## CPU
module CPU(
				clk,
			  rst_n,
		   IO_stall,
         awid_m_inf,
       awaddr_m_inf,
       awsize_m_inf,
      awburst_m_inf,
        awlen_m_inf,
      awvalid_m_inf,
      awready_m_inf,
        wdata_m_inf,
        wlast_m_inf,
       wvalid_m_inf,
       wready_m_inf,
          bid_m_inf,
        bresp_m_inf,
       bvalid_m_inf,
       bready_m_inf,
         arid_m_inf,
       araddr_m_inf,
        arlen_m_inf,
       arsize_m_inf,
      arburst_m_inf,
      arvalid_m_inf,
      arready_m_inf, 
          rid_m_inf,
        rdata_m_inf,
        rresp_m_inf,
        rlast_m_inf,
       rvalid_m_inf,
       rready_m_inf 
);
For scale: roughly 3900 cells after synthesis, ~420 flip-flops, ~230 I/O pins, about 0.030 mm² of cells after synthesis.
clock: 2.63 ns
lec_check: 0
abc_area: 1
cap_margin: 0
core_aspect_ratio: 0.94
core_margin: 2
core_utilization: 72
cts_cluster_diameter: 390
cts_cluster_size: 100
hold_slack_margin: -0.06
place_density: 0.42
setup_slack_margin: 0.5
slew_margin: 20
run.sh (not shown) runs the stock make flow with config.mk's settings and CLKGATE_MAP_FILE=.
The first run failed in 5_1_grt, error GRT-0116.
Rerun with:
Settings changed: ABC_AREA 1 to default, CAP_MARGIN 0 to 20, CORE_ASPECT_RATIO 0.94 to default, CORE_UTILIZATION 72 to 59, CTS_CLUSTER_DIAMETER 390 to default, CTS_CLUSTER_SIZE 100 to default, HOLD_SLACK_MARGIN -0.06 to default, PLACE_DENSITY 0.42 to default, SETUP_SLACK_MARGIN 0.5 to default.
Clock period 2.63 ns to 4.08 ns, I/O delays scaled along.
This time the run completed and failed the layout checks on negative setup slack.
Synthesized area came out lower by 3.2%.
Die area grows by 18%.
Synthesized cell count goes down by 21%.
Rerun with:
Settings changed: CAP_MARGIN 20 to 5, CORE_UTILIZATION 59 to 72, CTS_CLUSTER_DIAMETER from default to 231, CTS_CLUSTER_SIZE from default to 15, SETUP_SLACK_MARGIN from default to 1.18, TNS_END_PERCENT from default to 5.
The changed run completed, yet does not pass: negative setup slack.
Critical path depth stays the same.
Fmax went down by 1.2%.
Synthesized cell count stays the same.
Final cell count went down by 3.6%.
Die area went down by 18%.
Wire length went up by 12%.
Global-route usage went up by 15 points.
Power went down by 13%.
Rerun with:
Settings changed: CTS_CLUSTER_DIAMETER 231 to default, GPL_TIMING_DRIVEN from default to 1, HOLD_SLACK_MARGIN from default to -0.1, MAX_ROUTING_LAYER from default to met5, SETUP_SLACK_MARGIN 1.18 to default, TNS_END_PERCENT 5 to 45.
Clock period 4.08 ns to 4.38 ns, I/O delays scaled along.
Result: The new run completed, yet does not pass: negative setup slack; flip-flop count does not change; non-clock buffer count is lower by 21; area after synthesis does not change.

* * *

Setup of run A:
Starting RTL as in the previous note.
Design CPU, start of the top module:
module CPU(
				clk,
			  rst_n,
		   IO_stall,
         awid_m_inf,
       awaddr_m_inf,
       awsize_m_inf,
      awburst_m_inf,
        awlen_m_inf,
      awvalid_m_inf,
      awready_m_inf,
        wdata_m_inf,
        wlast_m_inf,
       wvalid_m_inf,
       wready_m_inf,
          bid_m_inf,
        bresp_m_inf,
       bvalid_m_inf,
       bready_m_inf,
         arid_m_inf,
       araddr_m_inf,
        arlen_m_inf,
       arsize_m_inf,
      arburst_m_inf,
      arvalid_m_inf,
      arready_m_inf, 
          rid_m_inf,
        rdata_m_inf,
        rresp_m_inf,
        rlast_m_inf,
       rvalid_m_inf,
       rready_m_inf 
);
Settings: LEC_CHECK=0, CAP_MARGIN=5, CORE_MARGIN=2, CORE_UTILIZATION=70, CTS_CLUSTER_DIAMETER=245, CTS_CLUSTER_SIZE=14, HOLD_SLACK_MARGIN=-0.08, SETUP_SLACK_MARGIN=-0.4, SLEW_MARGIN=40; clock period 4.08 ns.
Complete run, failing final checks: run A, reason setup timing.
Input-level comparison between run B and run A:
# run A
export LEC_CHECK = 0
export CAP_MARGIN = 5
export CORE_MARGIN = 2
export CORE_UTILIZATION = 70
export CTS_CLUSTER_DIAMETER = 245
export CTS_CLUSTER_SIZE = 14
export HOLD_SLACK_MARGIN = -0.08
export SETUP_SLACK_MARGIN = -0.4
export SLEW_MARGIN = 40
create_clock -name core_clock -period 4.08 [get_ports {clk}]
# run B
export LEC_CHECK = 0
export CAP_MARGIN = 20
export CORE_MARGIN = 2
export CORE_UTILIZATION = 40
export SETUP_SLACK_MARGIN = 0.65
export SLEW_MARGIN = 20
create_clock -name core_clock -period 5.88 [get_ports {clk}]
==> results <==
- In run A the implementation completed, yet the final layout does not meet the checks, the culprit being setup timing.
- Run B | stages: all done | timing, DRC, antenna: all pass
- Between run A and run B, clock share of power is lower for run A, run B comes in above that.
- Per the comparison of run B with run A, number of instances in the placed design rose 295, power dissipated in combinational cells fell 33%, total track usage fell 22 points, power after layout fell 1300 µW.
- Compared to run A, run B has via total after detailed routing about 8% lower.
- Changes observed in run B relative to run A: insertion delay of the later-clocked pin in the worst-skew pair climbed 0.07 ns; combinational share of power down 0.7 points; post-cts resize count fell 13%.
Setup changes, run B to run C
# run B
export LEC_CHECK = 0
export CAP_MARGIN = 20
export CORE_MARGIN = 2
export CORE_UTILIZATION = 40
export SETUP_SLACK_MARGIN = 0.65
export SLEW_MARGIN = 20
create_clock -name core_clock -period 5.88 [get_ports {clk}]
# run C
export LEC_CHECK = 0
export CAP_MARGIN = 20
export CORE_MARGIN = 2
export CORE_UTILIZATION = 72
export CTS_CLUSTER_DIAMETER = 231
export CTS_CLUSTER_SIZE = 15
export SLEW_MARGIN = 20
create_clock -name core_clock -period 4.08 [get_ports {clk}]
Notes after the runs:
- To summarise run C: no stage aborted, but the layout did not pass its checks, failing on setup timing.
- NOTE: transition time at the pin with the least slew margin in run C falls short of that of run B
- Re count of unresolved DRC violations after routing: no difference whatsoever between run B and run C.
- For sum of routed wire length over all layers, dividing the value from run C by the value from run B gives 1.06.
- Against run B, global-route wire length before repair in run C rose by a little under 10%.
- Leakage power summed over all cells of run C exceeds that of run B slightly.
- The switching power as a share of total power number comes out higher for run C vs run B.
- Of run C and run B, the higher minimum clock period belongs to run B.
- Overall routing resource usage on run C is up relative to run B.
- Cmp run C vs run B: core area lower in run C
- The cell area reported for run C is smaller than that of run B by about 1.1%.
## Diff of input files: run D against run C
# run C
export LEC_CHECK = 0
export CAP_MARGIN = 20
export CORE_MARGIN = 2
export CORE_UTILIZATION = 72
export CTS_CLUSTER_DIAMETER = 231
export CTS_CLUSTER_SIZE = 15
export SLEW_MARGIN = 20
create_clock -name core_clock -period 4.08 [get_ports {clk}]
# run D
export LEC_CHECK = 0
export CAP_MARGIN = 15
export CORE_MARGIN = 2
export CORE_UTILIZATION = 72
export CTS_CLUSTER_DIAMETER = 231
export CTS_CLUSTER_SIZE = 15
export SETUP_SLACK_MARGIN = 0.96
export SLEW_MARGIN = 20
create_clock -name core_clock -period 3.27 [get_ports {clk}]
## What came out
| fraction of the mapped netlist area in adder cells | run C vs run D | ≈ equal |
Re die area: no difference whatsoever between run D and run C.
Instance count after placement with tap cells included for run D: 49 up relative to run C
Run D -> run C: horizontal die size delta 0, exact match
Lower post-CTS setup buffer count among run C and run D: run C
Run D never completed, since it errored out during 5_1_grt.
Power figures rest on the tool's default switching activity, not on a simulated workload.
